## auv_top
module auv_top #(
    parameter integer ADDR_WIDTH = 24,
    parameter integer ROM_SIZE = 16384,
    parameter [ADDR_WIDTH-1:0] RST_VECTOR = 'h0,
    localparam integer RomSizeWords = ROM_SIZE / 4,
    localparam integer RomWidth = $clog2(RomSizeWords)
) (
    input   logic                       clk, rst_n,
    output  logic   [RomWidth-1:0]      imem_adr,
    input   logic   [31:0]              imem_dat,
    output  logic   [ADDR_WIDTH-1:0]    wb_adr_o,
    input   logic   [15:0]              wb_dat_i,
    output  logic   [15:0]              wb_dat_o,
    output  logic   [ 1:0]              wb_sel_o,
    output  logic                       wb_we_o, wb_stb_o, wb_cyc_o,
    input   logic                       wb_ack_i, wb_stall_i
);
For scale: roughly 4800 cells after synthesis, about 690 flip-flops, ~110 I/O pins, about 0.048 sq mm of cells after synthesis.
Settings: LEC_CHECK=0, CAP_MARGIN=20, CORE_ASPECT_RATIO=0.91, CORE_MARGIN=3, CORE_UTILIZATION=72, CTS_CLUSTER_SIZE=45, PLACE_DENSITY=0.35, SETUP_SLACK_MARGIN=-0.92, SLEW_MARGIN=15; clock period 13.5 ns.
run.sh (not shown) runs the stock make flow with config.mk's settings and CLKGATE_MAP_FILE=.
The baseline aborted during 5_1_grt, error ODB-0269.
Rerun with:
- CORE_ASPECT_RATIO: 0.91 -> unset
- CORE_MARGIN: 3 -> 2
- CORE_UTILIZATION: 72 -> 40
- CTS_CLUSTER_SIZE: 45 -> unset
- PLACE_DENSITY: 0.35 -> unset
- SETUP_SLACK_MARGIN: -0.92 -> unset
- SLEW_MARGIN: 15 -> 20
- clock period: 13.5 -> 11.6 ns (I/O delays scaled with it)
Outcome: Now the flow finished with timing, DRC and antenna clean. Synthesized cell count is unchanged. Area after synthesis stays the same. Die area increases by 76%.
Rerun with:
- CORE_UTILIZATION: 40 -> 61
- SETUP_SLACK_MARGIN: unset -> 2.26
- clock period: 11.6 -> 8.73 ns (I/O delays scaled with it)
With this change the flow died in 5_1_grt with GRT-0116. Die area fell by 34%. Synthesized area does not change. Synthesized cell count stays the same.
Rerun with:
- CORE_UTILIZATION: 61 -> 35
- SETUP_SLACK_MARGIN: 2.26 -> unset
- clock period: 8.73 -> 12.9 ns (I/O delays scaled with it)
This time the run produced a clean layout.
Synthesized area stays the same.
Die area rises by about 70%.
Synthesized cell count is unchanged.


Setup of v7:
auv_top again, from the RTL that the note above started with.
clock: 14.3 ns
lec_check: 0
cap_margin: 20
core_aspect_ratio: 0.91
core_margin: 3
core_utilization: 72
cts_cluster_size: 45
place_density_lb_addon: 0.22
setup_slack_margin: 4.11
slew_margin: 15
v7 did not finish: a tool error stopped it during global routing.
Input-level comparison between v35 and v7:
- CORE_MARGIN: 3 -> 2
- CTS_CLUSTER_SIZE: 45 -> unset
- CORE_ASPECT_RATIO: 0.91 -> unset
- CORE_UTILIZATION: 72 -> 62
- PLACE_DENSITY_LB_ADDON: 0.22 -> unset
- SLEW_MARGIN: 15 -> 20
- SETUP_SLACK_MARGIN: 4.11 -> 1.35
- the clock period (ns, I/O delays scaled along): 14.3 -> 9.54
[summary]
v35: it failed during global routing, and the tool reported GRT-0232.
Re number of instances in the synthesized netlist: no difference whatsoever between v7 and v35.
Against v7 as the reference, v35 delivers a higher post-DP HPWL.
The run showing the smaller die size is v7.
Delta (v35 minus v7): total of cells resized after clock tree synthesis has increased, global placer's final weighted congestion has decreased.
v35 vs. v7: placeable core region increased 17%, chip width up 5.6 um, worst setup timing slack at the placement stage fell 3700 ps, total placed instance area went up, number of core rows picked up an extra 13%.
v35 reports a higher cell count after placement than v7 does.
Input-level comparison between v9 and v35:
- changing CORE_UTILIZATION from 62 to 50
- removing SETUP_SLACK_MARGIN (formerly 1.35)
- setting TNS_END_PERCENT to 5 for the first time
- changing the clock period (ns, I/O delays scaled along) from 9.54 to 6.5
### Flow results
- v9: flow complete, layout not clean; failing: setup timing
- Compared with v35, v9 shows post-detailed-placement cell area that has gone up by a little under 10%.
- [compare] base=v35 new=v9: maximum buffer depth of the clock tree stayed essentially flat, detailed placer's ending HPWL rose by about 14%, instance count after placement with tap cells included picked up an extra 760, total setup buffers inserted after CTS went down by 12.
- Die area: v9 vs v35 up 19000 sq um
- Side by side, vertical die size turned out higher in v9 than in v35.
- What v35 reported for row count has to be multiplied by 1.12 to get the figure for v9.
### v9 -> v30
- clearing TNS_END_PERCENT, which used to be 5
- swapping 50 for 54 in CORE_UTILIZATION
- swapping 6.5 for 11.6 in the clock period (ns, I/O delays scaled along)
--- outcome ---
v30 has completed all stages; timing, DRC and antenna checks passed. v30 ends up with lower layout overhead on the synthesized area than v9 does. Delta(clock skew, v30 - v9) < 0. v9 → v30: register-to-register setup slack picked up an extra 2640 ps, clock-buffer cell count went up by 7. Taking v9 as the reference, in v30 fraction of the cycle the final worst path needs shrank by 13 points; clock share of power picked up an extra 2.9 points; smallest setup slack after layout grew by 1090 ps; peak supply drop decreased 63%. Going from v9 to v30, the number of cell instances on the worst register-to-register path was found to have gone up by 2.


## job 4907
auv_top again, from the RTL that the note above started with.
Settings: LEC_CHECK=0, CAP_MARGIN=20, CELL_PAD_IN_SITES_DETAIL_PLACEMENT=2, CELL_PAD_IN_SITES_GLOBAL_PLACEMENT=0, CORE_ASPECT_RATIO=1.03, CORE_MARGIN=2, CORE_UTILIZATION=23, GPL_ROUTABILITY_DRIVEN=1, MIN_ROUTING_LAYER=met1, PLACE_DENSITY=0.37, SLEW_MARGIN=20; clock period 15.9 ns.
Job 4907: all stages complete, timing, DRC and antenna checks passed
Modified inputs, job 8735 compared to job 4907
Settings: MIN_ROUTING_LAYER removed (was met1); PLACE_DENSITY removed (was 0.37); CORE_UTILIZATION changed from 23 to 68; GPL_ROUTABILITY_DRIVEN removed (was 1); CELL_PAD_IN_SITES_GLOBAL_PLACEMENT removed (was 0); CELL_PAD_IN_SITES_DETAIL_PLACEMENT removed (was 2); CORE_ASPECT_RATIO removed (was 1.03); the clock period (ns, I/O delays scaled along) changed from 15.9 to 10.1.
## What came out
- Summary of job 4907 and job 8735: one run falls short of a clean finish, namely job 8735.
- Stage in which a tool error killed job 8735: global routing (5_1_grt).
- Job 4907 → job 8735: sequential share of the synthesized area shows no meaningful change; die outline area shows a reduction of about 66%; number of cells after detailed placement shows a reduction of 25%.
Inputs modified between job 8735 and job 7902:
Settings: CORE_MARGIN: 2 -> 4; CELL_PAD_IN_SITES_DETAIL_PLACEMENT: unset -> 1; PLACE_DENSITY_LB_ADDON: unset -> 0.0; CAP_MARGIN: 20 -> 25; CORE_ASPECT_RATIO: unset -> 0.74; CORE_UTILIZATION: 68 -> 40; the clock period (ns, I/O delays scaled along): 10.1 -> 12.0.
### Flow results
- Across job 8735 and job 7902, a clean result was obtained everywhere but in job 8735.
- Taking job 7902 over job 8735, the height of the chip ratio works out to 1.13.
- Compared with job 8735, HPWL after detailed placement in job 7902 increased by more than 10%.
- From job 7902 to job 8735, synthesized cell count did not move at all.
- For the core area, job 7902 came in 0.048 mm^2 higher than job 8735 did.
- Cmp job 8735 and job 7902 / effective utilization at floorplan / lower: job 7902
- Area after synthesis came out exactly the same in job 8735 and job 7902.
Inputs modified between job 7902 and job 6446:
Settings: CTS_CLUSTER_DIAMETER now 283, previously not set; MIN_ROUTING_LAYER now met2, previously not set; CELL_PAD_IN_SITES_GLOBAL_PLACEMENT now 1, previously not set.
Results
Comparing job 7902 against job 6446, there is no change at all in synthesized instance count.
Status for job 6446 and job 7902: clean finish in job 7902 only
Job 6446 did not run to completion, as it errored out during global routing (5_1_grt).
Instance count after placement with tap cells included ended up 21 higher on job 6446 than on job 7902.
Between job 6446 and job 7902, the count of boundary I/O pins does not differ in any meaningful way.
Post-synthesis average cell area came out exactly the same in job 6446 and job 7902.
Summary of job 6446 over job 7902: total cells reported by yosys after synthesis closely matched the old numbers, post-DP HPWL increased by 20% relative to the old numbers, number of H-tree levels decreased by 1 relative to the old numbers, placed instance area increased by about 0.43% relative to the old numbers, global placement routability congestion increased by 15% relative to the old numbers.


Starting RTL as in the previous note.
==> flow/config.mk <==
export PLATFORM = sky130hd
export DESIGN_NAME = auv_top
export DESIGN_NICKNAME = auv_top
export VERILOG_FILES = /design/flow/design.v
export SDC_FILE = /design/flow/constraint.sdc
export NUM_CORES = 4
export LEC_CHECK = 0
export CAP_MARGIN = 20
export CORE_ASPECT_RATIO = 0.91
export CORE_MARGIN = 3
export CORE_UTILIZATION = 72
export CTS_CLUSTER_DIAMETER = 29
export CTS_CLUSTER_SIZE = 45
export PLACE_DENSITY_LB_ADDON = 0.22
export SLEW_MARGIN = 15
export TNS_END_PERCENT = 40
==> flow/constraint.sdc <==
create_clock -name core_clock -period 14.1 [get_ports {clk}]
set_input_delay 2.8200 -clock core_clock [delete_from_list [all_inputs] [get_ports {clk}]]
set_output_delay 2.8200 -clock core_clock [all_outputs]
set_load 0.01 [all_outputs]
The first run failed in global routing (5_1_grt), error GRT-0116.
Edit:
CORE_ASPECT_RATIO = unset   (was 0.91)
CORE_MARGIN = 2   (was 3)
CORE_UTILIZATION = 40   (was 72)
CTS_CLUSTER_DIAMETER = unset   (was 29)
CTS_CLUSTER_SIZE = unset   (was 45)
PLACE_DENSITY_LB_ADDON = unset   (was 0.22)
SLEW_MARGIN = 20   (was 15)
TNS_END_PERCENT = unset   (was 40)
clock period = 12.0 ns   (was 14.1 ns; I/O delays follow)
Effect: This time the run produced a clean layout; synthesized area does not change; die area came out higher by well over a third; synthesized cell count is unchanged.
Edit:
clock period = 8.34 ns   (was 12.0 ns; I/O delays follow)
Effect: Now the flow ran to the end with violations: slew limit, setup timing. Global-route usage increases by 1.6 points. Combinational power increases by well over a third. Die area is unchanged. Clock skew increases by 0.0030 ns. Design area increases by a few percent. Hold slack barely changes. Register-to-register slack degrades by 1.9 ns. Non-clock buffer count increases by 149. Sequential share of layout area decreases by 0.90 points.
Edit:
CORE_UTILIZATION = 52   (was 40)
clock period = 6.5 ns   (was 8.34 ns; I/O delays follow)
This time the run completed, yet does not pass: setup timing.
Count of clock-buffer cells in the layout climbs by 16.
Cell count increases by 0.40%.
Die size came out lower by 23%.
Setup slack loses 0.35 ns.
Hold slack hardly moves.
Area after synthesis stays the same.
Via count grows by 6.7%.
Power is estimated from default activity; no workload was simulated.
